==> flow/design.v <==
`timescale 1ns / 1ps
module magnitude_wrapper(
	input aclk,
	input aresetn,
	input s_i_data_valid,
	output reg s_o_data_ready,
	input [31:0] s_i_data,
	output reg m_o_data_valid,
	input m_i_data_ready,
	output reg [31:0] m_o_data
    );
	reg [31:0] o_data_temp;
	reg [15:0] data_real;
	reg [15:0] data_imag;
	reg start_calc;
	reg ack_calc;
	wire [15:0] in_real = s_i_data[15:0];
	wire [15:0] in_imag = s_i_data[31:16];
	always @ (posedge aclk)
		begin
			if (aresetn == 0) begin
				s_o_data_ready <= 1'b0;
				start_calc <= 1'b0;
			end
			if (ack_calc == 1'b1) begin
				start_calc <= 0;
			end
			if ( (s_i_data_valid == 1'b1) && (ack_calc == 0)) begin
				if (in_real[15] == 1'b1)
					data_real <= ~in_real + 16'd1;
				else
					data_real <= in_real;
				if (in_imag[15] == 1'b1)
					data_imag <= ~in_imag + 16'd1;
				else
					data_imag <= in_imag;
				s_o_data_ready <= 1;
				start_calc <= 1'b1;
			end
		end
	always @ (posedge aclk)
		begin
			if (aresetn == 0) begin
				ack_calc <= 0;
			end
			if (start_calc == 1'b1) begin
				ack_calc <= 1;
				o_data_temp <= data_real*data_real + data_imag*data_imag;
			end
			else begin
				ack_calc <= 0;
			end
		end
	always @ (posedge aclk)
		begin
			if (aresetn == 0) begin
				m_o_data_valid <= 1'b0;
			end
			if (m_i_data_ready == 1'b1) begin
				if (ack_calc == 0) begin
					m_o_data_valid <= 1'b0;
				end
				else begin
					m_o_data_valid <= 1'b1;
					m_o_data <= o_data_temp;
				end
			end
		end
endmodule
==> flow/run.sh <==
#!/bin/bash
# the make line also repeats each setting of config.mk as NAME=value (left out here)
make -C /OpenROAD-flow-scripts/flow DESIGN_CONFIG=/design/flow/config.mk WORK_HOME=/design/flow/orfs CLKGATE_MAP_FILE= finish
==> flow/config.mk <==
export PLATFORM = sky130hd
export DESIGN_NAME = magnitude_wrapper
export DESIGN_NICKNAME = magnitude_wrapper
export VERILOG_FILES = /design/flow/design.v
export SDC_FILE = /design/flow/constraint.sdc
export NUM_CORES = 4
export LEC_CHECK = 0
export ABC_AREA = 1
export CAP_MARGIN = 30
export CELL_PAD_IN_SITES_DETAIL_PLACEMENT = 1
export CELL_PAD_IN_SITES_GLOBAL_PLACEMENT = 1
export CORE_MARGIN = 5
export CORE_UTILIZATION = 35
export CTS_CLUSTER_DIAMETER = 228
export CTS_CLUSTER_SIZE = 61
export GPL_TIMING_DRIVEN = 0
export MAX_ROUTING_LAYER = met4
export MIN_ROUTING_LAYER = met2
export PLACE_DENSITY_LB_ADDON = 0.27
export SETUP_SLACK_MARGIN = 1.86
export SLEW_MARGIN = 20
==> flow/constraint.sdc <==
create_clock -name core_clock -period 10.0 [get_ports {aclk}]
set_input_delay 2.0000 -clock core_clock [delete_from_list [all_inputs] [get_ports {aclk}]]
set_output_delay 2.0000 -clock core_clock [all_outputs]
set_load 0.01 [all_outputs]
==> flow_summary.yaml, run 1 <==
# implementation run metrics
grt:
  antenna_found_initial: 5
  gr-usage-all-layers_pct: 28.9
  grt_max_degree: 35
  grt-ovfl-total: 0
  grt_pass1_wl_um: 86500
  grt_pass1_vias: 23000
critical_path:
  cp_data_arrival_time_ps: 8020
  required_ps: 10130
  endpoint: "o_data_temp[23]$_DFFE_PP_"
  cp_top_family: "adder cells"
  crit_buf_inv: 8
  cp-start-kind: "flop"
  ff2ff_setup_slack_ps: 2110
  cp_max_fo: 10
  cpMostUsedCell: "fa_1"
  critPathLaunch: "data_real[4]$_DFFE_PP_"
  end_kind: "flop"
  reg2reg_from: "data_real[4]$_DFFE_PP_"
  path_cells: "clkbuf_1 > clkbuf_2 > nand2_1 > inv_1 > fa_1 > fa_1 > inv_1 > fa_1 > fa_1 > inv_1 > fa_1 > fa_1 > fa_1 > inv_1 > fa_1 > inv_1 > ha_1 > nand2_1 > inv_1 > nand2_2 > nor2_4 > nand4_1 > nand4_1 > nand2_1"
  slowest_delay_ps: 680
  r2r_end: "o_data_temp[23]$_DFFE_PP_"
  r2r_cells: 24
  crit_slowest_cell: "edfxtp_1"
  crit_type: "reg2reg"
  cp.depth: 24
die:
  coreArea_um2: 55200
  rows: 86
  die_w_um: 246
  initCoreUtil_pct: 35.4
  floorplan.io_pins: 70
  fp.dieH_um: 246
  dieArea_um2: 60700
routing:
  drc_errors: 0
  postRouteAntennaNets: 0
  vias: 18700
  first_pass_iters: 6
  drt-wirelength-per-cell_um: 17.8
  avgViaCountPerCell: 6.05
  drt-initial-drc-count: 2289
  finalWirelength_um: 54900
final_timing:
  slew_viol_final: 0
  final_hold_viol_count: 0
  hold_ws_ps: 415
  max_freq_mhz: 127
  slew_headroom_pct: 44.0
  fin_crit_sh_pct: 78.9
  fin_skew_ps: 23.6
  tightest_slew_ps: 839
  period_needed_ps: 7890
  setup_viol_count_final: 0
  rsz0062_at_grt: "false"
  tns_ps: 0
yosys:
  syn-num-nets: 2846
  syn_inst: 2231
  synth_top_cell_by_area: "fa_1"
  ys_types: 34
  ys_sh_aoi_pct: 1.39
  syn-mean-instance-area_um2: 8.77
  simple_gate_area_share_pct: 13.6
  synth-edff-count: 97
  ys_seq_share_pct: 15.2
  syn_area_um2: 19600
  synth.comb.largest_family: "adder cells"
  top_cells_by_area: "fa_1 39%, edfxtp_1 15%, inv_1 14%, ha_1 12%, nand2_1 9.1%"
  ys_seq_elements: 100
  yosys.cell_count.top_type: "inv_1"
  muxShareOfSynthArea_pct: 0
  yosysTopAreaCellShare_pct: 39.3
  yosys_warnings: 1
  xor_share_pct: 2.33
  ys_cells: 2231
  async_flop_share_pct: 0
  ys_sh_adder_pct: 51.8
  yosys-stat-area_um2: 19600
  yosys-top-cells-count: "750 x inv_1, 473 x nand2_1, 384 x fa_1"
  flop_cell: "edfxtp_1"
place:
  portBuffers: 69
  placed_cell_area_um2: 21200
  dp_hpwl_um: 47100
  place_congestion: 0.931
  dpl.cell_count: 3048
clock_tree:
  clk_latency_ps: 400
  cts_tree: "done"
  htreeDepth: 3
  clkSlewWorstSetupHoldPaths_ps: 70
  numCtsBuffers: 9
  clock_path_buffers: 2
  cts_sinks: 100
  clockRootBuffer: "clkbuf_16"
final_layout:
  mi_logic_area_um2: 13500
  area_growth_pct: 10.1
  fin_area_um2: 21500
  regArea_um2: 2970
  nFillCells: 6565
  num-nets-final: 2926
  fin_cells: 3086
hold_path:
  worstHoldEndpoint: "m_o_data[16]$_DFFE_PP_"
  hold_class: "reg2reg"
  whs_path_depth: 0
  min_from: "o_data_temp[16]$_DFFE_PP_"
run_status:
  outcome: "finished clean"
job:
  maxCapViolCount: 0
  warning_count: 36
[metrics by stage]
| stage | worst slack, ps | utilization, % |
|---|---|---|
| after floorplan | 3660 | - |
| after global placement | 2310 | 38.4 |
| after detailed placement | 2290 | 38.4 |
| after CTS | 2250 | 38.9 |
| after global routing | 1880 | 39.0 |
| final | 2110 | 39.0 |
[layer usage]
layer	part of all wire [%]	vias up	global-route usage, %
met2	58	4621	35.1
li1	-	6505	-
met4	4.0	0	2.45
met5	0	-	-
met1	0	7306	-
met3	38	234	38.2
[layout make-up]
| cell class | instances | share of cell area [%] |
|---|---|---|
| multi-input combinational | 1314 | 62.8 |
| sequential | 100 | 13.8 |
| inverter | 756 | 13.2 |
| tap | 748 | 4.35 |
| timing repair buffer | 69 | 3.21 |
| buffer | 61 | 1.11 |
| clock buffer | 9 | 1.05 |
| clock inverter | 7 | 0.273 |
| antenna | 22 | 0.256 |
[repair_timing]
action                                  4_1_cts  5_1_grt
endpoints found under the setup margin        0        9
gates resized                                 0       12
buffers inserted                              0        0
hold buffers                                  0        0
==> run 2: changes to the inputs <==
CAP_MARGIN = 10   (was 30)
CELL_PAD_IN_SITES_DETAIL_PLACEMENT = unset   (was 1)
CELL_PAD_IN_SITES_GLOBAL_PLACEMENT = unset   (was 1)
CORE_MARGIN = 2   (was 5)
CORE_UTILIZATION = 72   (was 35)
CTS_CLUSTER_DIAMETER = 209   (was 228)
CTS_CLUSTER_SIZE = 34   (was 61)
GPL_TIMING_DRIVEN = unset   (was 0)
MAX_ROUTING_LAYER = unset   (was met4)
MIN_ROUTING_LAYER = unset   (was met2)
PLACE_DENSITY_LB_ADDON = unset   (was 0.27)
SETUP_SLACK_MARGIN = unset   (was 1.86)
clock period = 4.5 ns   (was 10.0 ns; I/O delays follow)
==> flow_summary.yaml, run 2 <==
# yosys + openroad results
yosys:
  ys_seq_elements: 100
  yosysTopAreaCellShare_pct: 39.3
  flop_cell: "edfxtp_1"
  synth_top_cell_by_area: "fa_1"
  async_flop_share_pct: 0
  ys_seq_share_pct: 15.2
  muxShareOfSynthArea_pct: 0
  syn-mean-instance-area_um2: 8.77
  yosys.cell_count.top_type: "inv_1"
  syn_area_um2: 19600
  simple_gate_area_share_pct: 13.6
  syn-num-nets: 2846
  yosys-stat-area_um2: 19600
  ys_types: 34
  yosys-top-cells-count: "750 x inv_1, 473 x nand2_1, 384 x fa_1"
  synth-edff-count: 97
  ys_cells: 2231
  synth.comb.largest_family: "adder cells"
  top_cells_by_area: "fa_1 39%, edfxtp_1 15%, inv_1 14%, ha_1 12%, nand2_1 9.1%"
  ys_sh_adder_pct: 51.8
  ys_sh_aoi_pct: 1.39
  xor_share_pct: 2.33
  syn_inst: 2231
  yosys_warnings: 1
clock_tree:
  cts_hold_buffers: 0
  clock_path_buffers: 2
  numCtsBuffers: 9
  htreeDepth: 3
  cts_sinks: 100
  clockRootBuffer: "clkbuf_16"
grt:
  gr-usage-all-layers_pct: 71.3
  grt-ovfl-total: 129
run_status:
  stop_error: "[ERROR GRT-0232] Routing congestion too high. Check the congestion heatmap in the GUI."
  haltStage: "global routing (5_1_grt)"
  outcome: "aborted with a tool error"
place:
  portBuffers: 69
  dp_hpwl_um: 44400
  dp_slack_ps: -2110
  place_congestion: 0.912
die:
  rows: 60
  coreArea_um2: 26800
  initCoreUtil_pct: 73.0
  die_w_um: 169
  fp.dieH_um: 169
  floorplan.io_pins: 70
  dieArea_um2: 28500
run 2: routing by layer:
metal / overflow / GRT usage [%]
met3: 1 / 52.1
met5: 0 / 10.3
met4: 60 / 76.0
met2: 68 / 91.7
met1: 0 / 69.7
run 2: repair_timing:
| item | 4_1_cts |
|---|---|
| endpoints found under the setup margin | 27 |
| buffers inserted | 56 |
| cloned | 2 |
| pin swaps | 114 |
| hold endpoints to repair | 0 |
| gates resized | 251 |
run 2: per-stage QoR:
step	area (µm²)	hold slack, ps	std cells
CTS	24300	380	2910
detailed placement	22800	369	2836
global placement	22800	357	2836
floorplan	20300	400	2231
==> run 3: changes to the inputs <==
CAP_MARGIN = 20   (was 10)
CTS_CLUSTER_DIAMETER = 229   (was 209)
CTS_CLUSTER_SIZE = 31   (was 34)
PLACE_DENSITY_LB_ADDON = 0.12   (was unset)
SETUP_SLACK_MARGIN = 1.73   (was unset)
clock period = 5.98 ns   (was 4.5 ns; I/O delays follow)
==> flow_summary.yaml, run 3 <==
# implementation run metrics
run_status:
  outcome: "finished with violations"
  so.violations: "setup timing"
final_timing:
  slew_viol_final: 0
  rsz0062_at_grt: "true"
  setup_ws_ps: -1360
  max_freq_mhz: 136
  tightest_slew_ps: 660
  period_needed_ps: 7340
  fin_crit_sh_pct: 123
  tns_ps: -22340
  setup_viol_count_final: 24
  final_hold_viol_count: 0
  slew_headroom_pct: 55.9
  fin_skew_ps: 12.9
yosys:
  async_flop_share_pct: 0
  syn_area_um2: 19600
  yosysTopAreaCellShare_pct: 39.3
  synth.comb.largest_family: "adder cells"
  muxShareOfSynthArea_pct: 0
  yosys-stat-area_um2: 19600
  ys_seq_elements: 100
  ys_seq_share_pct: 15.2
  simple_gate_area_share_pct: 13.6
  syn_inst: 2231
  yosys.cell_count.top_type: "inv_1"
  ys_types: 34
  ys_cells: 2231
  yosys_warnings: 1
  ys_sh_aoi_pct: 1.39
  synth_top_cell_by_area: "fa_1"
  flop_cell: "edfxtp_1"
  syn-mean-instance-area_um2: 8.77
  xor_share_pct: 2.33
  synth-edff-count: 97
  yosys-top-cells-count: "750 x inv_1, 473 x nand2_1, 384 x fa_1"
  syn-num-nets: 2846
  top_cells_by_area: "fa_1 39%, edfxtp_1 15%, inv_1 14%, ha_1 12%, nand2_1 9.1%"
  ys_sh_adder_pct: 51.8
critical_path:
  ff2ff_setup_slack_ps: -1360
  end_kind: "flop"
  cp_data_arrival_time_ps: 7470
  required_ps: 6110
  r2r_end: "o_data_temp[28]$_DFFE_PP_"
  cpMostUsedCell: "fa_1"
  slowest_delay_ps: 830
  cp.depth: 26
  cp_max_fo: 7
  cp-start-kind: "flop"
  critPathLaunch: "data_imag[13]$_DFFE_PP_"
  cp_top_family: "adder cells"
  endpoint: "o_data_temp[28]$_DFFE_PP_"
  reg2reg_from: "data_imag[13]$_DFFE_PP_"
  crit_slowest_cell: "fa_1"
  crit_buf_inv: 8
  crit_type: "reg2reg"
  r2r_cells: 26
die:
  initCoreUtil_pct: 73.0
  die_w_um: 169
  coreArea_um2: 26800
  fp.dieH_um: 169
  rows: 60
  floorplan.io_pins: 70
  dieArea_um2: 28500
routing:
  vias: 18500
  first_pass_iters: 10
  drc_errors: 0
  drt-wirelength-per-cell_um: 26.9
  postRouteAntennaNets: 0
  finalWirelength_um: 77800
  drt-initial-drc-count: 3033
  avgViaCountPerCell: 6.38
final_layout:
  area_growth_pct: 26.3
  num-nets-final: 3160
  nFillCells: 932
hold_path:
  whs_path_depth: 0
  worstHoldEndpoint: "ack_calc$_DFF_P_"
  hold_class: "reg2reg"
  min_from: "start_calc$_SDFFE_PP1P_"
grt:
  grt_max_degree: 33
  antenna_found_initial: 4
  grt_pass1_vias: 18800
  grt_pass1_wl_um: 96500
  grt-ovfl-total: 0
  gr-usage-all-layers_pct: 45.2
clock_tree:
  cts_sinks: 100
  cts_tree: "done"
  clk_latency_ps: 380
  clock_path_buffers: 2
  clkSlewWorstSetupHoldPaths_ps: 90
  numCtsBuffers: 9
  clockRootBuffer: "clkbuf_16"
  htreeDepth: 3
job:
  warning_count: 40
  maxCapViolCount: 0
place:
  dp_hpwl_um: 42300
  portBuffers: 69
  place_congestion: 0.927
[run 3: per-stage QoR]
step | hold WS (ps) | area [µm²] | worst slack, ps | util, % | cells
global route | 393 | 24700 | -1360 | 92.2 | 2892
finish | 398 | 24700 | -1360 | 92.2 | 2893
floorplan | 400 | 20300 | -13.3 | - | 2231
global placement | 359 | 22500 | -416 | 83.9 | 2801
detailed placement | 376 | 22500 | -598 | 83.9 | 2801
CTS | 388 | 23800 | -446 | 88.8 | 2856
[run 3: area by class of cell]
class	instances	area, µm²	share of cell area, %
multi-input combinational	1314	14900	60.5
timing repair buffer	364	3190	12.9
sequential	100	2970	12.0
inverter	756	2870	11.6
tap	341	427	1.73
clock buffer	9	225	0.912
clock inverter	7	86.3	0.349
antenna	2	5.00	0.0203
[run 3: layer usage]
layer / vias up / routed length (µm) / GRT usage (%)
met3: 986 / 11100 / 11.3
li1: 6984 / - / -
met2: 1903 / 34400 / 77.1
met5: - / 120 / 0
met4: 8 / 10400 / 41.3
met1: 8577 / 21700 / 45.6
[run 3: repair_timing]
item	in CTS	in global routing
pin swaps	117	141
endpoints found under the setup margin	27	27
buffers inserted	38	34
cloned	1	1
gates resized	200	217
hold buffers	0	0
==> run 4: changes to the inputs <==
PLACE_DENSITY_LB_ADDON = unset   (was 0.12)
SETUP_SLACK_MARGIN = -0.33   (was 1.73)
clock period = 4.69 ns   (was 5.98 ns; I/O delays follow)
==> flow_summary.yaml, run 4 <==
# implementation run metrics
run_status:
  outcome: "finished with violations"
  so.violations: "setup timing"
routing:
  met2_length_um: 28900
  vias: 16300
  top_layer: "met4"
  drt-wirelength-per-cell_um: 19.8
  postRouteAntennaNets: 0
  avgViaCountPerCell: 5.64
  wl_met1_um: 17700
  drc_errors: 0
  first_pass_iters: 6
  finalWirelength_um: 57200
  dr_wl_met3_um: 4740
  antenna_cells: 0
  drt-initial-drc-count: 1445
final_layout:
  post-route-util_pct: 89.2
  area_growth_pct: 22.3
  num-nets-final: 3155
  fin_cells: 2886
yosys:
  async_flop_share_pct: 0
  syn_area_um2: 19600
  simple_gate_area_share_pct: 13.6
  yosys_warnings: 1
  yosysTopAreaCellShare_pct: 39.3
  syn-num-nets: 2846
  synth_top_cell_by_area: "fa_1"
  ys_seq_share_pct: 15.2
  ys_types: 34
  flop_cell: "edfxtp_1"
  top_cells_by_area: "fa_1 39%, edfxtp_1 15%, inv_1 14%, ha_1 12%, nand2_1 9.1%"
  xor_share_pct: 2.33
  ys_seq_elements: 100
  syn-mean-instance-area_um2: 8.77
  ys_cells: 2231
  synth.comb.largest_family: "adder cells"
  muxShareOfSynthArea_pct: 0
  yosys.cell_count.top_type: "inv_1"
  ys_sh_aoi_pct: 1.39
  synth-edff-count: 97
  yosys-top-cells-count: "750 x inv_1, 473 x nand2_1, 384 x fa_1"
  yosys-stat-area_um2: 19600
  ys_sh_adder_pct: 51.8
  syn_inst: 2231
grt:
  grt_max_degree: 33
  grt-ovfl-total: 0
  gr-usage-all-layers_pct: 41.4
  antenna_found_initial: 0
  grt_pass1_vias: 18400
  grt_pass1_wl_um: 89700
critical_path:
  ff2ff_setup_slack_ps: -1950
  cpMostUsedCell: "fa_1"
  crit_slowest_cell: "edfxtp_1"
  r2r_end: "o_data_temp[23]$_DFFE_PP_"
  critPathLaunch: "data_imag[14]$_DFFE_PP_"
  cp_max_fo: 5
  end_kind: "flop"
  reg2reg_from: "data_imag[14]$_DFFE_PP_"
  slowest_delay_ps: 590
  endpoint: "o_data_temp[23]$_DFFE_PP_"
  cp_data_arrival_time_ps: 6770
  required_ps: 4820
  cp-start-kind: "flop"
  cp.depth: 23
  r2r_cells: 23
  crit_buf_inv: 7
  cp_top_family: "adder cells"
  path_cells: "buf_4 > nand2_1 > fa_1 > inv_1 > fa_1 > inv_1 > fa_1 > fa_1 > inv_1 > fa_1 > fa_1 > fa_1 > inv_1 > fa_1 > inv_1 > ha_4 > nand2_1 > inv_2 > nand2_2 > nor2_4 > nand4_1 > nand4_1 > nand2_1"
  crit_type: "reg2reg"
job:
  warning_count: 41
  maxCapViolCount: 0
die:
  initCoreUtil_pct: 73.0
  coreArea_um2: 26800
  floorplan.io_pins: 70
  dieArea_um2: 28500
  fp.dieH_um: 169
  die_w_um: 169
  rows: 60
final_timing:
  max_freq_mhz: 151
  fin_skew_ps: 14.1
  slew_viol_final: 0
  tightest_slew_ps: 766
  rsz0062_at_grt: "true"
  final_hold_viol_count: 0
  period_needed_ps: 6640
  setup_viol_count_final: 27
  fin_crit_sh_pct: 142
  setup_ws_ps: -1950
  hold_ws_ps: 372
  slew_headroom_pct: 48.4
clock_tree:
  clockRootBuffer: "clkbuf_16"
  clk_latency_ps: 380
  numCtsBuffers: 9
  cts_tree: "done"
  clock_path_buffers: 2
  clkSlewWorstSetupHoldPaths_ps: 90
  cts_sinks: 100
  htreeDepth: 3
place:
  dp_hpwl_um: 43000
  place_congestion: 0.940
  portBuffers: 69
  dpl.cell_count: 2845
hold_path:
  min_from: "start_calc$_SDFFE_PP1P_"
  hold_class: "reg2reg"
  whs_path_depth: 0
  worstHoldEndpoint: "ack_calc$_DFF_P_"
[run 4: layout make-up]
| class | instances | area (µm²) |
|---|---|---|
| Clock buffer | 9 | 225 |
| Clock inverter | 7 | 86.3 |
| Fill cell | 1203 | 2880 |
| Inverter | 756 | 2840 |
| Multi-Input combinational cell | 1314 | 14400 |
| Sequential cell | 100 | 2970 |
| Tap cell | 341 | 427 |
| Timing Repair Buffer | 359 | 3010 |
[run 4: what timing repair did]
item | CTS | global route
resized | 100 | 47
setup buffers | 21 | 9
pin swaps | 66 | 45
hold buffers | 0 | 0
setup endpoints to repair | 27 | 26
[run 4: per-layer routing]
layer | up-vias | track usage (%)
li1 | 6971 | -
met1 | 7909 | 42.1
met2 | 991 | 73.3
met3 | 408 | 8.95
met4 | 0 | 33.3
met5 | - | 0
[run 4: through the flow]
| stage | setup slack (ps) | setup TNS (ps) | area, µm² |
|---|---|---|---|
| 2_1_floorplan | -1300 | -29010 | 20300 |
| 3_3_place_gp | -1760 | -39680 | 22800 |
| 3_5_place_dp | -1910 | -43430 | 22800 |
| 4_1_cts | -1800 | -40380 | 23700 |
| 5_1_grt | -2140 | -49190 | 23900 |
| 6_report | -1950 | -44780 | 23900 |
==> run 5: changes to the inputs <==
CTS_CLUSTER_DIAMETER = unset   (was 229)
CTS_CLUSTER_SIZE = unset   (was 31)
SETUP_SLACK_MARGIN = unset   (was -0.33)
clock period = 7.18 ns   (was 4.69 ns; I/O delays follow)
==> flow_summary.yaml, run 5 <==
# implementation run metrics
critical_path:
  ff2ff_setup_slack_ps: 260
  endpoint: "o_data_temp[29]$_DFFE_PP_"
  slowest_delay_ps: 810
  cp.depth: 21
  end_kind: "flop"
  required_ps: 7290
  r2r_end: "o_data_temp[29]$_DFFE_PP_"
  reg2reg_from: "data_imag[9]$_DFFE_PP_"
  crit_slowest_cell: "edfxtp_1"
  cp_max_fo: 16
  r2r_cells: 21
  cp-start-kind: "flop"
  critPathLaunch: "data_imag[9]$_DFFE_PP_"
  crit_type: "reg2reg"
  cp_top_family: "adder cells"
  cpMostUsedCell: "fa_1"
  crit_buf_inv: 4
  path_cells: "nand2_1 > fa_1 > fa_1 > inv_1 > fa_1 > inv_1 > fa_1 > inv_1 > fa_1 > fa_1 > fa_1 > fa_1 > ha_1 > nand2_2 > inv_1 > a21oi_1 > nand3_2 > nand2_1 > nand3_1 > nand2_1 > nand2_1"
  cp_data_arrival_time_ps: 7030
final_timing:
  period_needed_ps: 6920
  final_hold_viol_count: 0
  fin_skew_ps: 20.4
  slew_headroom_pct: 48.9
  slew_viol_final: 0
  tightest_slew_ps: 767
  tns_ps: 0
  max_freq_mhz: 145
  fin_crit_sh_pct: 96.4
  rsz0062_at_grt: "false"
  setup_viol_count_final: 0
yosys:
  yosys_warnings: 1
  xor_share_pct: 2.33
  synth_top_cell_by_area: "fa_1"
  async_flop_share_pct: 0
  ys_types: 34
  yosys-stat-area_um2: 19600
  ys_cells: 2231
  ys_seq_share_pct: 15.2
  yosys.cell_count.top_type: "inv_1"
  syn_area_um2: 19600
  muxShareOfSynthArea_pct: 0
  yosysTopAreaCellShare_pct: 39.3
  syn-num-nets: 2846
  ys_sh_adder_pct: 51.8
  yosys-top-cells-count: "750 x inv_1, 473 x nand2_1, 384 x fa_1"
  top_cells_by_area: "fa_1 39%, edfxtp_1 15%, inv_1 14%, ha_1 12%, nand2_1 9.1%"
  flop_cell: "edfxtp_1"
  synth-edff-count: 97
  simple_gate_area_share_pct: 13.6
  syn-mean-instance-area_um2: 8.77
  syn_inst: 2231
  synth.comb.largest_family: "adder cells"
  ys_sh_aoi_pct: 1.39
  ys_seq_elements: 100
grt:
  antenna_found_initial: 0
  grt_pass1_wl_um: 71700
  gr-usage-all-layers_pct: 32.4
  grt_pass1_vias: 15400
  grt-ovfl-total: 0
  grt_max_degree: 33
clock_tree:
  cts_sinks: 100
  clk_latency_ps: 370
  cts_tree: "done"
  clock_path_buffers: 2
  clkSlewWorstSetupHoldPaths_ps: 90
  clockRootBuffer: "clkbuf_16"
  numCtsBuffers: 9
  htreeDepth: 3
routing:
  avgViaCountPerCell: 5.27
  drt-initial-drc-count: 862
  postRouteAntennaNets: 0
  drt-wirelength-per-cell_um: 16.2
  first_pass_iters: 5
  antenna_cells: 0
  drc_errors: 0
  finalWirelength_um: 42600
  vias: 13800
die:
  die_w_um: 169
  fp.dieH_um: 169
  rows: 60
  dieArea_um2: 28500
  floorplan.io_pins: 70
  initCoreUtil_pct: 73.0
  coreArea_um2: 26800
hold_path:
  whs_path_depth: 0
  hold_class: "reg2reg"
  min_from: "start_calc$_SDFFE_PP1P_"
  worstHoldEndpoint: "ack_calc$_DFF_P_"
job:
  maxCapViolCount: 0
  warning_count: 38
place:
  place_congestion: 0.920
  portBuffers: 69
  dp_hpwl_um: 36800
  dpl.cell_count: 2601
run_status:
  outcome: "finished clean"
final_layout:
  num-nets-final: 2898
  fin_cells: 2629
  area_growth_pct: 7.50
-- run 5: layer usage --
metal / track usage (%) / part of all wire, %
met1: 37.5 / 36
met2: 59.2 / 54
met3: 4.23 / 4.8
met4: 16.4 / 5.1
met5: 0 / 0
-- run 5: final cells by class --
type | count | area (µm²)
Fill cell | 1895 | 5780
Inverter | 756 | 2840
Timing Repair Buffer | 102 | 988
Tap cell | 341 | 427
Sequential cell | 100 | 2970
Clock buffer | 10 | 229
Multi-Input combinational cell | 1314 | 13500
Clock inverter | 6 | 55.1
-- run 5: what timing repair did --
item                       4_1_cts  5_1_grt
hold buffers                     0        0
gates resized                    0        0
buffers inserted                 0       12
setup endpoints to repair        0       12
-- run 5: metrics by stage --
step | setup slack, ps | util [%] | hold WS, ps | area (µm²)
4_1_cts | 171 | 77.9 | 380 | 20900
2_1_floorplan | 837 | - | 400 | 19600
3_3_place_gp | 227 | 76.9 | 360 | 20600
3_5_place_dp | 193 | 76.9 | 368 | 20600
5_1_grt | 13.6 | 78.4 | 387 | 21000
6_report | 261 | 78.4 | 376 | 21000
==> run 6: changes to the inputs <==
ABC_AREA = unset   (was 1)
CORE_UTILIZATION = 10   (was 72)
clock period = 11.6 ns   (was 7.18 ns; I/O delays follow)
==> flow_summary.yaml, run 6 <==
# implementation run metrics
clock_tree:
  htreeDepth: 3
  clock_path_buffers: 2
  clk_latency_ps: 400
  cts_sinks: 100
  postCtsSetupBuffers: 0
  clockRootBuffer: "clkbuf_16"
  cts_tree: "done"
  numCtsBuffers: 9
  clkSlewWorstSetupHoldPaths_ps: 90
  cts-resized-gates: 0
  cts_hold_buffers: 0
final_timing:
  setup_ws_ps: 3530
  slew_headroom_pct: 33.0
  final_hold_viol_count: 0
  rsz0062_at_grt: "false"
  tns_ps: 0
  fin_crit_sh_pct: 69.6
  slew_viol_final: 0
  setup_viol_count_final: 0
  tightest_slew_ps: 1000
  max_freq_mhz: 124
  period_needed_ps: 8070
  fin_skew_ps: 14.4
  hold_ws_ps: 423
yosys:
  syn_inst: 1791
  simple_gate_area_share_pct: 9.97
  syn-mean-instance-area_um2: 10.4
  yosys-stat-area_um2: 18500
  ys_types: 59
  syn-num-nets: 2406
  async_flop_share_pct: 0
  synth.comb.largest_family: "adder cells"
  synth_top_cell_by_area: "fa_1"
  ys_sh_adder_pct: 54.6
  xor_share_pct: 3.07
  synth-edff-count: 97
  yosys_warnings: 1
  flop_cell: "edfxtp_1"
  ys_sh_aoi_pct: 4.60
  muxShareOfSynthArea_pct: 0.175
  yosysTopAreaCellShare_pct: 41.5
  ys_seq_share_pct: 16.0
  yosys.cell_count.top_type: "inv_1"
  ys_seq_elements: 100
  ys_cells: 1791
  top_cells_by_area: "fa_1 41%, edfxtp_1 16%, ha_1 13%, inv_1 10%, and2_1 4.3%"
  syn_area_um2: 18500
  yosys-top-cells-count: "515 x inv_1, 384 x fa_1, 195 x ha_1"
critical_path:
  r2r_end: "o_data_temp[25]$_DFFE_PP_"
  cp_data_arrival_time_ps: 8300
  cp.depth: 21
  crit_type: "reg2reg"
  cp_top_family: "adder cells"
  slowest_delay_ps: 860
  cp-start-kind: "flop"
  path_cells: "and2_1 > inv_1 > fa_1 > fa_1 > inv_1 > fa_1 > inv_1 > fa_1 > inv_1 > fa_1 > fa_1 > fa_1 > fa_1 > ha_1 > a21oi_1 > o21ai_0 > and3_1 > o41ai_1 > a21boi_0 > or3_1 > o2111ai_1"
  crit_buf_inv: 4
  crit_slowest_cell: "o41ai_1"
  endpoint: "o_data_temp[25]$_DFFE_PP_"
  r2r_cells: 21
  required_ps: 11830
  reg2reg_from: "data_real[4]$_DFFE_PP_"
  ff2ff_setup_slack_ps: 3530
  end_kind: "flop"
  cpMostUsedCell: "fa_1"
  cp_max_fo: 17
  critPathLaunch: "data_real[4]$_DFFE_PP_"
grt:
  antenna_found_initial: 4
  grt_pass1_vias: 13200
  grt_pass1_wl_um: 70700
  gr-usage-all-layers_pct: 4.85
  grt-ovfl-total: 0
  grt_max_degree: 35
final_layout:
  area_growth_pct: 21.2
  num-nets-final: 2441
die:
  floorplan.io_pins: 70
  rows: 158
  initCoreUtil_pct: 10.0
  die_w_um: 435
  coreArea_um2: 185000
  fp.dieH_um: 435
  dieArea_um2: 189000
place:
  dp_slack_ps: 3500
  portBuffers: 69
  dp_hpwl_um: 38700
  place_congestion: 0.806
run_status:
  outcome: "finished clean"
hold_path:
  min_from: "o_data_temp[0]$_DFFE_PP_"
  hold_class: "reg2reg"
  worstHoldEndpoint: "m_o_data[0]$_DFFE_PP_"
  whs_path_depth: 0
routing:
  antenna_cells: 0
  first_pass_iters: 5
  drt-wirelength-per-cell_um: 10.2
  drt-initial-drc-count: 565
  drc_errors: 0
  postRouteAntennaNets: 0
  vias: 11700
  avgViaCountPerCell: 2.72
  finalWirelength_um: 44100
job:
  maxCapViolCount: 0
  warning_count: 36
run 6: cell type report:
cell class,instances,area [µm²]
fill,21000,162000
multi-input combinational,1129,13400
tap,2480,3100
sequential,100,2970
inverter,515,1930
timing repair buffer,71,706
clock buffer,9,225
clock inverter,7,91.3
run 6: through the flow:
step / utilization, % / area, µm² / instances
after CTS: 12.2 / 22500 / 4311
final: 12.2 / 22500 / 4311
after floorplan: - / 18500 / 1791
after global routing: 12.2 / 22500 / 4311
after detailed placement: 12.0 / 22200 / 4295
after global placement: 12.0 / 22200 / 4295
run 6: per-layer routing:
metal	up-vias	wire (µm)	track usage [%]	share of wire (%)
met5	-	0	0	0
met1	6070	16100	5.21	36
met2	186	25600	9.73	58
met4	0	747	1.04	1.7
met3	47	1640	0.799	3.7
li1	5436	-	-	-
==> run 7: changes to the inputs <==
ABC_AREA = 1   (was unset)
CORE_UTILIZATION = 38   (was 10)
CTS_CLUSTER_DIAMETER = 290   (was unset)
CTS_CLUSTER_SIZE = 100   (was unset)
HOLD_SLACK_MARGIN = -0.06   (was unset)
SLEW_MARGIN = 25   (was 20)
TNS_END_PERCENT = 15   (was unset)
clock period = 10.0 ns   (was 11.6 ns; I/O delays follow)
==> flow_summary.yaml, run 7 <==
# implementation run metrics
critical_path:
  cp_data_arrival_time_ps: 7280
  reg2reg_from: "data_real[8]$_DFFE_PP_"
  crit_type: "reg2reg"
  endpoint: "o_data_temp[22]$_DFFE_PP_"
  slowest_delay_ps: 850
  cp-start-kind: "flop"
  critPathLaunch: "data_real[8]$_DFFE_PP_"
  r2r_cells: 23
  ff2ff_setup_slack_ps: 2860
  crit_slowest_cell: "edfxtp_1"
  required_ps: 10140
  cp.depth: 23
  cp_max_fo: 16
  crit_buf_inv: 6
  cpMostUsedCell: "fa_1"
  r2r_end: "o_data_temp[22]$_DFFE_PP_"
  cp_top_family: "adder cells"
  end_kind: "flop"
  path_cells: "nand2_1 > inv_1 > ha_1 > xor2_1 > fa_1 > fa_1 > inv_1 > fa_1 > inv_1 > fa_1 > fa_1 > fa_1 > inv_1 > fa_1 > inv_1 > ha_1 > nand2_2 > nor2_2 > inv_1 > nor2_2 > nand4_1 > nand4_1 > nand2_1"
yosys:
  yosys.cell_count.top_type: "inv_1"
  yosys-stat-area_um2: 19600
  syn_area_um2: 19600
  ys_sh_adder_pct: 51.8
  top_cells_by_area: "fa_1 39%, edfxtp_1 15%, inv_1 14%, ha_1 12%, nand2_1 9.1%"
  synth_top_cell_by_area: "fa_1"
  ys_sh_aoi_pct: 1.39
  syn_inst: 2231
  flop_cell: "edfxtp_1"
  syn-mean-instance-area_um2: 8.77
  muxShareOfSynthArea_pct: 0
  ys_types: 34
  ys_seq_share_pct: 15.2
  ys_cells: 2231
  ys_seq_elements: 100
  async_flop_share_pct: 0
  yosysTopAreaCellShare_pct: 39.3
  yosys-top-cells-count: "750 x inv_1, 473 x nand2_1, 384 x fa_1"
  synth-edff-count: 97
  syn-num-nets: 2846
  synth.comb.largest_family: "adder cells"
  xor_share_pct: 2.33
  yosys_warnings: 1
  simple_gate_area_share_pct: 13.6
place:
  place_congestion: 0.876
  dp_hpwl_um: 37600
  portBuffers: 69
grt:
  gr-usage-all-layers_pct: 17.2
  grt_pass1_vias: 14900
  grt_max_degree: 33
  grt_pass1_wl_um: 72700
  grt-ovfl-total: 0
  antenna_found_initial: 0
die:
  rows: 83
  dieArea_um2: 53300
  fp.dieH_um: 231
  coreArea_um2: 51100
  floorplan.io_pins: 70
  die_w_um: 231
  initCoreUtil_pct: 38.3
routing:
  drc_errors: 0
  antenna_cells: 0
  first_pass_iters: 4
  postRouteAntennaNets: 0
  drt-initial-drc-count: 698
  finalWirelength_um: 42800
  vias: 13300
  drt-wirelength-per-cell_um: 14.6
  avgViaCountPerCell: 4.53
clock_tree:
  postCtsSetupBuffers: 0
  cts_sinks: 100
  clk_latency_ps: 380
  cts_hold_buffers: 0
  clock_path_buffers: 2
  clkSlewWorstSetupHoldPaths_ps: 80
  cts_tree: "done"
  cts-resized-gates: 0
  clockRootBuffer: "clkbuf_16"
  htreeDepth: 3
  numCtsBuffers: 9
hold_path:
  worstHoldEndpoint: "ack_calc$_DFF_P_"
  whs_path_depth: 0
  min_from: "start_calc$_SDFFE_PP1P_"
  hold_class: "reg2reg"
job:
  maxCapViolCount: 0
  warning_count: 36
final_timing:
  max_freq_mhz: 140
  final_hold_viol_count: 0
  period_needed_ps: 7140
  fin_skew_ps: 16.2
  slew_headroom_pct: 41.5
  tns_ps: 0
  rsz0062_at_grt: "false"
  tightest_slew_ps: 878
  fin_crit_sh_pct: 71.4
  setup_viol_count_final: 0
  slew_viol_final: 0
final_layout:
  num-nets-final: 2868
  mi_logic_area_um2: 13500
  regArea_um2: 2970
  area_growth_pct: 8.37
  nFillCells: 5070
run_status:
  outcome: "finished clean"
run 7: stage by stage:
stage,utilization [%],hold WS (ps),instances,cell area (µm²),setup slack [ps]
after floorplan,-,400,2231,19600,3660
after global placement,40.9,358,2922,20900,2920
after detailed placement,40.9,363,2922,20900,2900
after CTS,41.5,375,2938,21200,2870
after global routing,41.5,388,2938,21200,2570
final,41.5,377,2938,21200,2860
run 7: area by class of cell:
type                       count  area share, %
multi-input combinational   1314           63.8
inverter                     756           13.4
timing repair buffer          72           3.37
clock buffer                   9           1.06
tap                          680           4.01
sequential                   100           14.0
clock inverter                 7          0.372
run 7: layer usage:
metal,track usage [%],vias up,routed length [µm]
met1,21.1,6607,17500
li1,-,6397,-
met3,2.24,69,1480
met4,5.28,0,1160
met2,31.4,238,22700
met5,0,-,0
==> run 8: changes to the inputs <==
ABC_AREA = unset   (was 1)
CORE_UTILIZATION = 66   (was 38)
CTS_CLUSTER_DIAMETER = unset   (was 290)
CTS_CLUSTER_SIZE = unset   (was 100)
HOLD_SLACK_MARGIN = unset   (was -0.06)
SLEW_MARGIN = 20   (was 25)
TNS_END_PERCENT = unset   (was 15)
clock period = 6.17 ns   (was 10.0 ns; I/O delays follow)
==> flow_summary.yaml, run 8 <==
# implementation run metrics
place:
  place_congestion: 0.902
  dp_hpwl_um: 35400
  placed_cell_area_um2: 21500
  portBuffers: 69
  dp_slack_ps: -1010
  dpl.cell_count: 2437
grt:
  antenna_found_initial: 0
  grt_pass1_vias: 14600
  grt_pass1_wl_um: 69400
  grt-ovfl-total: 0
  grt_max_degree: 34
  gr-usage-all-layers_pct: 31.0
critical_path:
  cpMostUsedCell: "fa_1"
  ff2ff_setup_slack_ps: -950
  end_kind: "flop"
  crit_type: "reg2reg"
  crit_slowest_cell: "fa_2"
  cp_top_family: "adder cells"
  r2r_end: "o_data_temp[30]$_DFFE_PP_"
  required_ps: 6280
  cp-start-kind: "flop"
  slowest_delay_ps: 540
  path_cells: "buf_4 > buf_4 > and2_4 > fa_1 > fa_2 > inv_1 > fa_1 > fa_1 > inv_1 > fa_1 > fa_2 > fa_1 > fa_1 > ha_4 > and4_4 > buf_6 > a221oi_4 > a2111o_1 > a21o_1 > and4_4 > a311o_1"
  cp_data_arrival_time_ps: 7230
  crit_buf_inv: 5
  endpoint: "o_data_temp[30]$_DFFE_PP_"
  cp.depth: 21
  r2r_cells: 21
  critPathLaunch: "data_real[6]$_DFFE_PP_"
  cp_max_fo: 5
  reg2reg_from: "data_real[6]$_DFFE_PP_"
routing:
  drt-initial-drc-count: 571
  first_pass_iters: 4
  finalWirelength_um: 42300
  drt-wirelength-per-cell_um: 16.8
  postRouteAntennaNets: 0
  drc_errors: 0
  vias: 13200
  antenna_cells: 0
  avgViaCountPerCell: 5.24
yosys:
  ys_seq_share_pct: 16.0
  yosys.cell_count.top_type: "inv_1"
  synth.comb.largest_family: "adder cells"
  top_cells_by_area: "fa_1 41%, edfxtp_1 16%, ha_1 13%, inv_1 10%, and2_1 4.3%"
  muxShareOfSynthArea_pct: 0.175
  syn-num-nets: 2406
  ys_sh_aoi_pct: 4.60
  syn_inst: 1791
  yosysTopAreaCellShare_pct: 41.5
  simple_gate_area_share_pct: 9.97
  flop_cell: "edfxtp_1"
  synth_top_cell_by_area: "fa_1"
  yosys_warnings: 1
  syn-mean-instance-area_um2: 10.4
  yosys-stat-area_um2: 18500
  ys_types: 59
  xor_share_pct: 3.07
  ys_seq_elements: 100
  async_flop_share_pct: 0
  yosys-top-cells-count: "515 x inv_1, 384 x fa_1, 195 x ha_1"
  syn_area_um2: 18500
  synth-edff-count: 97
  ys_cells: 1791
  ys_sh_adder_pct: 54.6
final_timing:
  rsz0062_at_grt: "true"
  hold_ws_ps: 372
  slew_viol_final: 0
  final_hold_viol_count: 0
  fin_skew_ps: 18.3
  tns_ps: -13720
  slew_headroom_pct: 26.7
  period_needed_ps: 7120
  setup_viol_count_final: 23
  fin_crit_sh_pct: 115
  max_freq_mhz: 140
  tightest_slew_ps: 1100
  setup_ws_ps: -951
clock_tree:
  clock_path_buffers: 2
  cts_sinks: 100
  clk_latency_ps: 380
  numCtsBuffers: 9
  htreeDepth: 3
  clockRootBuffer: "clkbuf_16"
  clkSlewWorstSetupHoldPaths_ps: 100
  cts_hold_buffers: 0
  cts_tree: "done"
hold_path:
  whs_path_depth: 0
  worstHoldEndpoint: "ack_calc$_DFF_P_"
  min_from: "start_calc$_SDFFE_PP1P_"
  hold_class: "reg2reg"
final_layout:
  area_growth_pct: 23.4
  fin_area_um2: 22900
  num-nets-final: 2747
  post-route-util_pct: 82.6
  fin_cells: 2515
job:
  warning_count: 41
  maxCapViolCount: 0
die:
  rows: 61
  coreArea_um2: 27700
  die_w_um: 172
  fp.dieH_um: 172
  initCoreUtil_pct: 66.9
  dieArea_um2: 29500
  floorplan.io_pins: 70
run_status:
  outcome: "finished with violations"
  so.violations: "setup timing"
[run 8: routing by layer]
layer / share of wire (%) / track usage, % / vias up
li1: - / - / 6064
met1: 36 / 35.1 / 6711
met2: 56 / 58.0 / 273
met3: 3.1 / 3.70 / 120
met4: 5.2 / 14.9 / 0
met5: 0 / 0 / -
[run 8: repair_timing]
action / 4_1_cts / 5_1_grt
setup endpoints to repair: 22 / 23
pin swaps: 76 / 35
setup buffers: 49 / 17
gates resized: 110 / 37
[run 8: area by class of cell]
cell class	instances	area, µm²
clock buffers	9	225
flip-flops and latches	100	2970
inverters	515	1930
fillers	1766	4830
multi-input cells	1129	14000
well taps	378	473
clock inverters	7	86.3
repair buffers	377	3150
==> run 9: changes to the inputs <==
ABC_AREA = 1   (was unset)
CAP_MARGIN = 5   (was 20)
CORE_UTILIZATION = 72   (was 66)
CTS_CLUSTER_DIAMETER = 209   (was unset)
CTS_CLUSTER_SIZE = 34   (was unset)
TNS_END_PERCENT = 5   (was unset)
clock period = 4.54 ns   (was 6.17 ns; I/O delays follow)
==> flow_summary.yaml, run 9 <==
# implementation run metrics
die:
  rows: 60
  floorplan.io_pins: 70
  coreArea_um2: 26800
  dieArea_um2: 28500
  die_w_um: 169
  fp.dieH_um: 169
  initCoreUtil_pct: 73.0
yosys:
  yosysTopAreaCellShare_pct: 39.3
  yosys.cell_count.top_type: "inv_1"
  ys_seq_elements: 100
  async_flop_share_pct: 0
  syn-mean-instance-area_um2: 8.77
  ys_sh_adder_pct: 51.8
  flop_cell: "edfxtp_1"
  yosys_warnings: 1
  yosys-top-cells-count: "750 x inv_1, 473 x nand2_1, 384 x fa_1"
  ys_seq_share_pct: 15.2
  syn-num-nets: 2846
  syn_area_um2: 19600
  synth-edff-count: 97
  ys_cells: 2231
  ys_sh_aoi_pct: 1.39
  synth_top_cell_by_area: "fa_1"
  simple_gate_area_share_pct: 13.6
  ys_types: 34
  synth.comb.largest_family: "adder cells"
  top_cells_by_area: "fa_1 39%, edfxtp_1 15%, inv_1 14%, ha_1 12%, nand2_1 9.1%"
  yosys-stat-area_um2: 19600
  muxShareOfSynthArea_pct: 0
  xor_share_pct: 2.33
  syn_inst: 2231
critical_path:
  reg2reg_from: "data_real[11]$_DFFE_PP_"
  crit_type: "reg2reg"
  endpoint: "o_data_temp[27]$_DFFE_PP_"
  cp_max_fo: 4
  cp_data_arrival_time_ps: 6720
  path_cells: "buf_6 > nand2_1 > inv_2 > fa_1 > inv_1 > fa_2 > fa_1 > fa_1 > inv_2 > fa_1 > fa_1 > fa_1 > inv_2 > fa_1 > inv_2 > ha_4 > nand2_1 > nand2_1 > nand2_1 > nand3_1 > a21oi_1 > nand3_1 > nand2_1 > nand2_1"
  r2r_end: "o_data_temp[27]$_DFFE_PP_"
  required_ps: 4660
  cp.depth: 24
  critPathLaunch: "data_real[11]$_DFFE_PP_"
  r2r_cells: 24
  cpMostUsedCell: "fa_1"
  crit_buf_inv: 6
  cp-start-kind: "flop"
  ff2ff_setup_slack_ps: -2060
  slowest_delay_ps: 640
  end_kind: "flop"
  crit_slowest_cell: "fa_1"
  cp_top_family: "adder cells"
clock_tree:
  cts_tree: "done"
  htreeDepth: 3
  cts_hold_buffers: 0
  cts_sinks: 100
  numCtsBuffers: 9
  clkSlewWorstSetupHoldPaths_ps: 100
  clock_path_buffers: 2
  clk_latency_ps: 370
  clockRootBuffer: "clkbuf_16"
grt:
  grt_pass1_vias: 17500
  met3_usage_pct: 4.93
  grt_max_degree: 33
  antenna_found_initial: 0
  grtUsageMet1_pct: 41.3
  gr-usage-all-layers_pct: 38.2
  grt_pass1_wl_um: 83200
  busiest_layer: "met2"
  grt-ovfl-total: 0
  gr-usage-met2_pct: 70.1
hold_path:
  hold_class: "reg2reg"
  min_from: "start_calc$_SDFFE_PP1P_"
  whs_path_depth: 0
  worstHoldEndpoint: "ack_calc$_DFF_P_"
final_timing:
  rsz0062_at_grt: "true"
  tightest_slew_ps: 679
  period_needed_ps: 6600
  hold_ws_ps: 375
  slew_viol_final: 0
  final_hold_viol_count: 0
  tns_ps: -47160
  fin_crit_sh_pct: 145
  setup_viol_count_final: 27
  max_freq_mhz: 151
  fin_skew_ps: 18.2
  setup_ws_ps: -2060
  slew_headroom_pct: 54.7
place:
  place_congestion: 0.946
  dp_hpwl_um: 41400
  portBuffers: 69
final_layout:
  mi_logic_area_um2: 14100
  num-nets-final: 3145
  regArea_um2: 2970
  post-route-util_pct: 87.8
  area_growth_pct: 20.3
  nFillCells: 1321
job:
  warning_count: 41
  maxCapViolCount: 0
routing:
  postRouteAntennaNets: 0
  drc_errors: 0
  antenna_cells: 0
  vias: 16100
  finalWirelength_um: 55700
  drt-wirelength-per-cell_um: 19.4
  first_pass_iters: 8
  avgViaCountPerCell: 5.60
  drt-initial-drc-count: 1354
run_status:
  outcome: "finished with violations"
  so.violations: "setup timing"
==> run 9: cell type report <==
cell class | instances | share of cell area [%]
multi-input cells | 1314 | 59.8
flip-flops and latches | 100 | 12.6
repair buffers | 349 | 12.4
inverters | 756 | 12.1
well taps | 341 | 1.81
clock buffers | 9 | 0.957
clock inverters | 7 | 0.303
==> run 9: what timing repair did <==
item	in CTS	in global routing
gates resized	26	72
setup buffers	13	10
pin swaps	17	47
endpoints found under the setup margin	27	27
==> run 9: stage by stage <==
| step | instances | worst slack (ps) | area, µm² |
|---|---|---|---|
| after floorplan | 2231 | -1460 | 20100 |
| after global placement | 2837 | -1850 | 22700 |
| after detailed placement | 2837 | -1970 | 22700 |
| after CTS | 2866 | -1860 | 23200 |
| after global routing | 2876 | -2220 | 23500 |
| final | 2876 | -2060 | 23500 |
==> run 9: metal layers <==
layer / wire, µm / vias to the layer above
met1: 17500 / 7804
li1: - / 6957
met5: 0 / -
met3: 4080 / 390
met4: 5210 / 0
met2: 28900 / 954
==> run 10: changes to the inputs <==
ABC_AREA = unset   (was 1)
CAP_MARGIN = 20   (was 5)
CORE_UTILIZATION = 67   (was 72)
CTS_CLUSTER_DIAMETER = unset   (was 209)
CTS_CLUSTER_SIZE = unset   (was 34)
TNS_END_PERCENT = unset   (was 5)
clock period = 8.17 ns   (was 4.54 ns; I/O delays follow)
==> flow_summary.yaml, run 10 <==
# implementation run metrics
run_status:
  outcome: "finished clean"
yosys:
  synth_top_cell_by_area: "fa_1"
  yosys.cell_count.top_type: "inv_1"
  ys_sh_adder_pct: 54.6
  synth-edff-count: 97
  muxShareOfSynthArea_pct: 0.175
  yosys-top-cells-count: "515 x inv_1, 384 x fa_1, 195 x ha_1"
  yosysTopAreaCellShare_pct: 41.5
  ys_sh_aoi_pct: 4.60
  synth.comb.largest_family: "adder cells"
  async_flop_share_pct: 0
  simple_gate_area_share_pct: 9.97
  ys_types: 59
  syn-num-nets: 2406
  syn-mean-instance-area_um2: 10.4
  ys_seq_elements: 100
  ys_seq_share_pct: 16.0
  syn_area_um2: 18500
  xor_share_pct: 3.07
  yosys-stat-area_um2: 18500
  top_cells_by_area: "fa_1 41%, edfxtp_1 16%, ha_1 13%, inv_1 10%, and2_1 4.3%"
  syn_inst: 1791
  flop_cell: "edfxtp_1"
  yosys_warnings: 1
  ys_cells: 1791
grt:
  grt_pass1_wl_um: 63100
  antenna_found_initial: 0
  grt_pass1_vias: 13100
  gr-usage-all-layers_pct: 28.6
  grt_max_degree: 34
  grt-ovfl-total: 0
routing:
  vias: 11900
  antenna_cells: 0
  first_pass_iters: 5
  finalWirelength_um: 38100
  avgViaCountPerCell: 5.42
  drt-wirelength-per-cell_um: 17.3
  drt-initial-drc-count: 781
  postRouteAntennaNets: 0
  drc_errors: 0
final_layout:
  area_growth_pct: 8.19
  fin_cells: 2203
  num-nets-final: 2472
  nFillCells: 2010
final_timing:
  setup_viol_count_final: 0
  slew_viol_final: 0
  setup_ws_ps: 476
  hold_ws_ps: 382
  fin_skew_ps: 17.8
  period_needed_ps: 7690
  tightest_slew_ps: 768
  fin_crit_sh_pct: 94.2
  slew_headroom_pct: 48.8
  final_hold_viol_count: 0
  max_freq_mhz: 130
clock_tree:
  clkSlewWorstSetupHoldPaths_ps: 80
  clk_latency_ps: 370
  cts_tree: "done"
  htreeDepth: 3
  clockRootBuffer: "clkbuf_16"
  clock_path_buffers: 2
  numCtsBuffers: 9
  cts_sinks: 100
critical_path:
  end_kind: "flop"
  crit_type: "reg2reg"
  reg2reg_from: "data_real[12]$_DFFE_PP_"
  r2r_cells: 21
  cp.depth: 21
  r2r_end: "o_data_temp[31]$_DFFE_PP_"
  cp-start-kind: "flop"
  required_ps: 8270
  cp_top_family: "adder cells"
  cp_max_fo: 16
  ff2ff_setup_slack_ps: 480
  critPathLaunch: "data_real[12]$_DFFE_PP_"
  cp_data_arrival_time_ps: 7800
  path_cells: "and2_1 > fa_1 > inv_1 > fa_1 > fa_1 > fa_1 > inv_1 > fa_1 > fa_1 > fa_1 > inv_1 > fa_1 > inv_1 > ha_1 > a211oi_1 > o21ai_0 > a221oi_1 > a2bb2oi_1 > a31oi_1 > o21ai_0 > a211oi_1"
  slowest_delay_ps: 650
  cpMostUsedCell: "fa_1"
  crit_slowest_cell: "edfxtp_1"
  crit_buf_inv: 4
  endpoint: "o_data_temp[31]$_DFFE_PP_"
job:
  warning_count: 38
  maxCapViolCount: 0
die:
  floorplan.io_pins: 70
  die_w_um: 170
  fp.dieH_um: 170
  dieArea_um2: 29000
  coreArea_um2: 27000
  rows: 60
  initCoreUtil_pct: 68.6
hold_path:
  min_from: "start_calc$_SDFFE_PP1P_"
  worstHoldEndpoint: "ack_calc$_DFF_P_"
  whs_path_depth: 0
  hold_class: "reg2reg"
place:
  dp_slack_ps: 399
  place_congestion: 0.939
  portBuffers: 69
  dpl.cell_count: 2163
  dp_hpwl_um: 32300
-- run 10: timing repair --
action	CTS	global route
endpoints found under the setup margin	0	4
gates resized	0	0
buffers inserted	0	23
endpoints found under the hold margin	0	0
hold buffers	0	0
-- run 10: layer usage --
metal / part of all wire [%] / wire length (µm) / global-route usage (%) / up-vias
li1: - / - / - / 5507
met1: 36 / 13500 / 33.8 / 6034
met2: 55 / 21100 / 53.3 / 301
met3: 4.3 / 1650 / 2.58 / 90
met4: 4.8 / 1810 / 12.5 / 0
met5: 0 / 0 / 0 / -
-- run 10: final cells by class --
cell class	instances	area, µm²	area share, %
multi-input cells	1129	13400	67.0
flip-flops and latches	100	2970	14.8
inverters	515	1930	9.64
repair buffers	102	958	4.78
well taps	341	427	2.13
clock buffers	9	225	1.12
clock inverters	7	108	0.536
-- run 10: through the flow --
stage,setup TNS [ps],cell area (µm²),utilization (%)
after floorplan,0,18500,-
after global placement,0,19500,72.3
after detailed placement,0,19500,72.3
after CTS,0,19900,73.5
after global routing,-36.4,20100,74.2
final,0,20100,74.2
==> run 11: changes to the inputs <==
ABC_AREA = 1   (was unset)
CORE_UTILIZATION = 72   (was 67)
CTS_CLUSTER_DIAMETER = 383   (was unset)
CTS_CLUSTER_SIZE = 100   (was unset)
PLACE_DENSITY = 0.39   (was unset)
SETUP_SLACK_MARGIN = 1.26   (was unset)
TNS_END_PERCENT = 15   (was unset)
clock period = 5.29 ns   (was 8.17 ns; I/O delays follow)
==> flow_summary.yaml, run 11 <==
# implementation run metrics
critical_path:
  r2r_end: "o_data_temp[31]$_DFFE_PP_"
  slowest_delay_ps: 740
  end_kind: "flop"
  cp.depth: 25
  ff2ff_setup_slack_ps: -1730
  reg2reg_from: "data_imag[9]$_DFFE_PP_"
  crit_slowest_cell: "xor2_1"
  endpoint: "o_data_temp[31]$_DFFE_PP_"
  cp_max_fo: 8
  crit_buf_inv: 5
  r2r_cells: 25
  cp_data_arrival_time_ps: 7150
  required_ps: 5420
  critPathLaunch: "data_imag[9]$_DFFE_PP_"
  cp_top_family: "adder cells"
  cp-start-kind: "flop"
  cpMostUsedCell: "fa_1"
  crit_type: "reg2reg"
yosys:
  flop_cell: "edfxtp_1"
  ys_sh_adder_pct: 51.8
  xor_share_pct: 2.33
  syn_inst: 2231
  muxShareOfSynthArea_pct: 0
  syn_area_um2: 19600
  simple_gate_area_share_pct: 13.6
  yosys.cell_count.top_type: "inv_1"
  synth-edff-count: 97
  top_cells_by_area: "fa_1 39%, edfxtp_1 15%, inv_1 14%, ha_1 12%, nand2_1 9.1%"
  yosys-stat-area_um2: 19600
  async_flop_share_pct: 0
  yosys-top-cells-count: "750 x inv_1, 473 x nand2_1, 384 x fa_1"
  ys_cells: 2231
  syn-num-nets: 2846
  ys_seq_elements: 100
  ys_sh_aoi_pct: 1.39
  syn-mean-instance-area_um2: 8.77
  yosysTopAreaCellShare_pct: 39.3
  ys_types: 34
  yosys_warnings: 1
  synth_top_cell_by_area: "fa_1"
  ys_seq_share_pct: 15.2
  synth.comb.largest_family: "adder cells"
final_layout:
  nFillCells: 1093
  regArea_um2: 2970
  mi_logic_area_um2: 14400
  post-route-util_pct: 90.4
  area_growth_pct: 23.9
  num-nets-final: 3168
final_timing:
  rsz0062_at_grt: "true"
  final_hold_viol_count: 0
  fin_crit_sh_pct: 133
  tns_ps: -36670
  fin_skew_ps: 17.1
  setup_ws_ps: -1730
  period_needed_ps: 7020
  slew_viol_final: 0
  tightest_slew_ps: 910
  slew_headroom_pct: 39.1
  setup_viol_count_final: 26
  max_freq_mhz: 142
routing:
  avgViaCountPerCell: 5.96
  first_pass_iters: 8
  drt-initial-drc-count: 1971
  vias: 17300
  drt-wirelength-per-cell_um: 23.3
  finalWirelength_um: 67600
  drc_errors: 0
  postRouteAntennaNets: 0
run_status:
  outcome: "finished with violations"
  so.violations: "setup timing"
grt:
  gr-usage-all-layers_pct: 43.1
  grt_pass1_vias: 18500
  grt-ovfl-total: 0
  grt_max_degree: 33
  antenna_found_initial: 2
  grt_pass1_wl_um: 92300
die:
  initCoreUtil_pct: 73.0
  fp.dieH_um: 169
  floorplan.io_pins: 70
  rows: 60
  coreArea_um2: 26800
  dieArea_um2: 28500
  die_w_um: 169
clock_tree:
  clk_latency_ps: 380
  htreeDepth: 3
  clockRootBuffer: "clkbuf_16"
  clock_path_buffers: 2
  numCtsBuffers: 9
  cts_sinks: 100
  clkSlewWorstSetupHoldPaths_ps: 90
  cts_tree: "done"
job:
  maxCapViolCount: 0
  warning_count: 41
place:
  dp_slack_ps: -1300
  portBuffers: 69
  place_congestion: 0.929
  dp_hpwl_um: 43400
hold_path:
  hold_class: "reg2reg"
  min_from: "start_calc$_SDFFE_PP1P_"
  whs_path_depth: 0
  worstHoldEndpoint: "ack_calc$_DFF_P_"
[run 11: layout make-up]
class,instances,share of cell area [%]
flip-flops and latches,100,12.3
repair buffers,372,13.4
multi-input cells,1314,59.6
well taps,341,1.76
inverters,756,11.7
clock inverters,7,0.305
clock buffers,9,0.930
diodes,3,0.0310
[run 11: what timing repair did]
item	CTS	global route
cloned	2	1
setup buffers	20	29
pin swaps	68	95
hold buffers	0	0
endpoints found under the setup margin	27	28
resized	113	102
[run 11: metal layers]
metal	up-vias	wire length, µm	global-route usage [%]
li1	7006	-	-
met1	8181	19900	44.6
met2	1439	31700	73.5
met3	661	8120	11.2
met4	4	7790	35.9
met5	-	91	0
[run 11: per-stage QoR]
stage,hold WS [ps],instances,cell area (µm²)
final,398,2902,24200
after global routing,394,2899,24200
after CTS,385,2869,23600
after detailed placement,369,2831,22700
after global placement,356,2831,22700
after floorplan,400,2231,20200
